==> flow/design.v (excerpt) <==
module URP_PCIE_RX_DATA_LINK_LAYER (
    input   logic                   clk,
    input   logic                   rst_n,
    input   logic   [267:0]         tlp_data_i,  
    input   logic                   tlp_data_valid_i,  
    output  logic                   tlp_data_ready_o,  
    output  logic   [31:0]          dllp_o,  
    output  logic                   dllp_valid_o,  
    input   logic                   dllp_read_i,  
    output  logic   [223:0]         tlp_data_o,  
    output  logic                   tlp_data_valid_o,  
    input   logic                   tlp_data_ready_i  
);
export LEC_CHECK = 0
export CAP_MARGIN = 20
export CORE_ASPECT_RATIO = 0.5
export CORE_MARGIN = 2
export CORE_UTILIZATION = 72
export CTS_CLUSTER_DIAMETER = 396
export CTS_CLUSTER_SIZE = 98
export SLEW_MARGIN = 20
export TNS_END_PERCENT = 5
create_clock -name core_clock -period 11.1 [get_ports {clk}]
run.sh (not shown) runs the stock make flow with config.mk's settings and CLKGATE_MAP_FILE=.
The starting point did not get past detailed placement (DPL-0038).
Edit:
Settings changed: CORE_ASPECT_RATIO 0.5 to default, CORE_UTILIZATION 72 to 53, CTS_CLUSTER_DIAMETER 396 to default, CTS_CLUSTER_SIZE 98 to default, HOLD_SLACK_MARGIN from default to 0.05, TNS_END_PERCENT 5 to default.
Clock period 11.1 ns to 29.0 ns, I/O delays scaled along.
Result: The changed run completed with no timing, DRC or antenna violations. Area after synthesis does not change. Synthesized cell count does not change. Die size went up by a quarter to a third.
Edit:
Settings changed: ABC_AREA from default to 1, CORE_UTILIZATION 53 to 72, CTS_CLUSTER_DIAMETER from default to 398, CTS_CLUSTER_SIZE from default to 45, HOLD_SLACK_MARGIN 0.05 to default, MAX_ROUTING_LAYER from default to met4, PLACE_DENSITY from default to 0.36, SLEW_MARGIN 20 to 40.
=>
- Now the flow ended with an error in detailed placement
- synthesized cell count rises by 47%
- synthesized area goes down by 0.71%
- die area shrinks by 27%
Edit:
Settings changed: CORE_MARGIN 2 to 3, CORE_UTILIZATION 72 to 53, CTS_CLUSTER_DIAMETER 398 to default, CTS_CLUSTER_SIZE 45 to 47, HOLD_SLACK_MARGIN from default to 0.05, MAX_ROUTING_LAYER met4 to default, PLACE_DENSITY 0.36 to default, PLACE_DENSITY_LB_ADDON from default to 0.02, SLEW_MARGIN 40 to 10.
This time the run completed and failed the layout checks on negative setup slack.
Synthesized area stays the same.
Die size rose by about 37%.
Synthesized cell count does not change.


run A:
The RTL this note starts from:
==> flow/design.v <==
module URP_PCIE_CRC32_GEN
#(
    parameter   DATA_WIDTH              = 224,
    parameter   CRC_WIDTH               = 32
)
(
    input   wire    [DATA_WIDTH-1:0]    data_i,
    output  logic   [CRC_WIDTH-1:0]     checksum_o
);
    logic           [DATA_WIDTH-1:0]    dividend;
    logic           [CRC_WIDTH-1:0]     crc_temp;
    always_comb begin
        dividend                            = data_i;
        crc_temp                            = 32'h00000000;
        for (int unsigned i = 0; i < DATA_WIDTH; i = i + 1) begin
            if (crc_temp[CRC_WIDTH-1] != dividend[DATA_WIDTH-1]) begin
                crc_temp                        = (crc_temp << 1) ^ 32'h814141AB;
            end 
            else begin
                crc_temp                        = crc_temp << 1;
            end
            dividend                            = dividend << 1;
        end
    end
    assign  checksum_o                  = crc_temp;   
endmodule
module URP_PCIE_RX_DATA_LINK_LAYER (
    input   logic                   clk,
    input   logic                   rst_n,
    input   logic   [267:0]         tlp_data_i,  
    input   logic                   tlp_data_valid_i,  
    output  logic                   tlp_data_ready_o,  
    output  logic   [31:0]          dllp_o,  
    output  logic                   dllp_valid_o,  
    input   logic                   dllp_read_i,  
    output  logic   [223:0]         tlp_data_o,  
    output  logic                   tlp_data_valid_o,  
    input   logic                   tlp_data_ready_i  
);
    logic [31:0]                lcrc_computed;       
    logic [31:0]                lcrc_received;       
    logic                       lcrc_valid;          
    logic [11:0]                sequence_number;     
    logic [11:0]                sequence_expected;   
    logic                       nak_scheduled_flag; 
    logic                       ack_scheduled_flag;
    logic [31:0]                dllp_data_gen;       
    logic lcrc_valid_o;
    logic [267:0] tlp_data_with_crc;
    logic [235:0] tlp_data_no_crc;
    logic [223:0] tlp_data_reg;
    logic valid;
    URP_PCIE_CRC32_GEN #(
        .DATA_WIDTH(236),   
        .CRC_WIDTH(32)      
    ) lcrc_gen (
        .data_i(tlp_data_i[267:32]),  
        .checksum_o(lcrc_computed)                     
    );
    always_comb begin
        lcrc_valid = 1'b1;
        lcrc_received = tlp_data_i[31:0];   
        if (lcrc_computed == lcrc_received) begin
            lcrc_valid = 1'b1;  
        end else begin
            lcrc_valid = 1'b0;
        end
    end
    always_ff @(posedge clk or negedge rst_n) begin
        if (!rst_n) begin
            sequence_expected <= 12'b0;   
            ack_scheduled_flag <= 1'b0;  
            nak_scheduled_flag <= 1'b0;  
            tlp_data_reg <= 223'b0;
            valid <= 1'b0;
            sequence_number <= 12'b0;
        end else if ( tlp_data_valid_i == lcrc_valid ) begin
            sequence_number = tlp_data_i[267:256];  
            if (sequence_number > sequence_expected) begin
                nak_scheduled_flag <= 1'b1;   
                ack_scheduled_flag <= 1'b0;   
                valid <= 1'b0;
            end else if (sequence_number < sequence_expected) begin
                nak_scheduled_flag <= 1'b0;   
                ack_scheduled_flag <= 1'b1;   
                valid <= 1'b1;
            end else if(sequence_number == sequence_expected) begin  
                tlp_data_reg <= tlp_data_i[255:32];
                valid <= 1'b1;
                sequence_expected <= sequence_expected + 1;  
            end
        end
    end
    always_ff @(posedge clk or negedge rst_n) begin
        if (!rst_n) begin
            dllp_data_gen <= 32'd0;
            dllp_valid_o <= 1'b0;
        end else if (tlp_data_valid_i && lcrc_valid) begin
            if (ack_scheduled_flag) begin  
                dllp_data_gen <= {20'b0,sequence_expected-1};  
                dllp_valid_o <= 1'b1;  
            end else if (nak_scheduled_flag) begin  
                dllp_data_gen <= {3'b0, 1'b1, 16'b0, sequence_expected};  
                dllp_valid_o <= 1'b1;  
            end else begin  
                dllp_valid_o <= 1'b0;  
            end
        end
    end
    assign tlp_data_o = tlp_data_reg;   
    assign tlp_data_valid_o = tlp_data_valid_i && lcrc_valid && valid;  
    assign tlp_data_ready_o = tlp_data_ready_i;  
    assign dllp_o = dllp_data_gen;
endmodule
Settings: LEC_CHECK=0, CAP_MARGIN=5, CORE_MARGIN=2, CORE_UTILIZATION=72, CTS_CLUSTER_DIAMETER=95, CTS_CLUSTER_SIZE=62, PLACE_DENSITY=0.66, SETUP_SLACK_MARGIN=4.29, SLEW_MARGIN=20; clock period 14.9 ns.
For run A, the flow was terminated by a tool error in detailed placement and produced no final design.
## Diff of input files: run B against run A
--- a/flow/config.mk
+++ b/flow/config.mk
@@ -8 +8 @@
-export CAP_MARGIN = 5
+export CAP_MARGIN = 20
@@ -10,5 +10,2 @@
-export CORE_UTILIZATION = 72
-export CTS_CLUSTER_DIAMETER = 95
-export CTS_CLUSTER_SIZE = 62
-export PLACE_DENSITY = 0.66
-export SETUP_SLACK_MARGIN = 4.29
+export CORE_UTILIZATION = 46
+export SETUP_SLACK_MARGIN = 4.25
==> flow/constraint.sdc <==
create_clock -name core_clock -period 15.9 [get_ports {clk}]
set_input_delay 3.1800 -clock core_clock [delete_from_list [all_inputs] [get_ports {clk}]]
set_output_delay 3.1800 -clock core_clock [all_outputs]
set_load 0.01 [all_outputs]
## What came out
[run B] flow finished | final checks: failed | reasons: setup timing
Between run A and run B, the flow reports placer's final routability congestion estimate decreasing by more than 10%.
Taking run A as the reference, in run B x dimension of the die has increased, XOR/XNOR share of the synthesized area barely changed, standard cell core area grew by 29000 um2.
Run B — floorplan utilization 27 points lower, run A as reference
On die footprint: run B sits above run A.
Run B vs run A: site row count up by more than a quarter
From run A to run B, adder-cell area share of the yosys netlist did not move at all.
Number of placed I/O pins: run A vs run B identical
The height of the die number comes out lower for run A vs run B.
Reported for run A and run B, area fraction in compound gates turned out identical to the last digit.
Inputs modified between run B and run C:
--- a/flow/config.mk
+++ b/flow/config.mk
@@ -7,0 +8 @@
+export ABC_AREA = 1
@@ -10,2 +11,3 @@
-export CORE_UTILIZATION = 46
-export SETUP_SLACK_MARGIN = 4.25
+export CORE_UTILIZATION = 53
+export HOLD_SLACK_MARGIN = 0.05
+export PLACE_DENSITY = 0.54
==> flow/constraint.sdc <==
create_clock -name core_clock -period 29.0 [get_ports {clk}]
set_input_delay 5.8000 -clock core_clock [delete_from_list [all_inputs] [get_ports {clk}]]
set_output_delay 5.8000 -clock core_clock [all_outputs]
set_load 0.01 [all_outputs]
Ran to the end and failed final checks on setup timing: run C.
The required time of the critical path in run C was higher than what run B gave.
Sort run B and run C by number of gates resized after cts desc -> top: run C
Diff run B -> run C: non-clock buffer count moved down, final-stage net count moved up, number of max-slew violations in the final report level.
Input-level comparison between run D and run C:
--- a/flow/config.mk
+++ b/flow/config.mk
@@ -11,4 +11,6 @@
-export CORE_UTILIZATION = 53
-export HOLD_SLACK_MARGIN = 0.05
-export PLACE_DENSITY = 0.54
-export SLEW_MARGIN = 20
+export CORE_UTILIZATION = 72
+export CTS_CLUSTER_DIAMETER = 398
+export CTS_CLUSTER_SIZE = 45
+export MAX_ROUTING_LAYER = met4
+export PLACE_DENSITY = 0.93
+export SLEW_MARGIN = 40
==> results <==
Run D did not finish; a tool error ended it in detailed placement. Delta (run D minus run C): fraction of the core area occupied by cells at floorplan now larger, area of the core region moved down, row count has decreased.
Modified inputs, run E compared to run D
--- a/flow/config.mk
+++ b/flow/config.mk
@@ -8 +7,0 @@
-export ABC_AREA = 1
@@ -11,6 +10,2 @@
-export CORE_UTILIZATION = 72
-export CTS_CLUSTER_DIAMETER = 398
-export CTS_CLUSTER_SIZE = 45
-export MAX_ROUTING_LAYER = met4
-export PLACE_DENSITY = 0.93
-export SLEW_MARGIN = 40
+export CORE_UTILIZATION = 58
+export SLEW_MARGIN = 20
==> flow/constraint.sdc <==
create_clock -name core_clock -period 15.9 [get_ports {clk}]
set_input_delay 3.1800 -clock core_clock [delete_from_list [all_inputs] [get_ports {clk}]]
set_output_delay 3.1800 -clock core_clock [all_outputs]
set_load 0.01 [all_outputs]
[summary]
- None of the runs run D and run E ends with a clean layout.
- Run D never completed, since it errored out during detailed placement.
- Run E vs. run D: share of the synthesized netlist area taken by xor and xnor gates now sits higher; initial core utilization shows a reduction of 14 points.
- Between run E and run D, it is run E whose number of instances in the synthesized netlist is lower, by about 32%.
- Going from run D to run E, chip area from the yosys synthesis statistics grew slightly.
- Looking only at mux cell area share after synthesis, and setting everything else aside, the lower value of run D and run E goes to run D.
- Delta (run E minus run D): count of distinct cell types in the synthesized netlist moved down; area fraction in compound gates moved down.
- Any difference in register bit total from synthesis between run E and run D is small enough to ignore.
- Run D → run E: area after synthesis went up 0.71%; number of standard cells reported by yosys went down 1400.
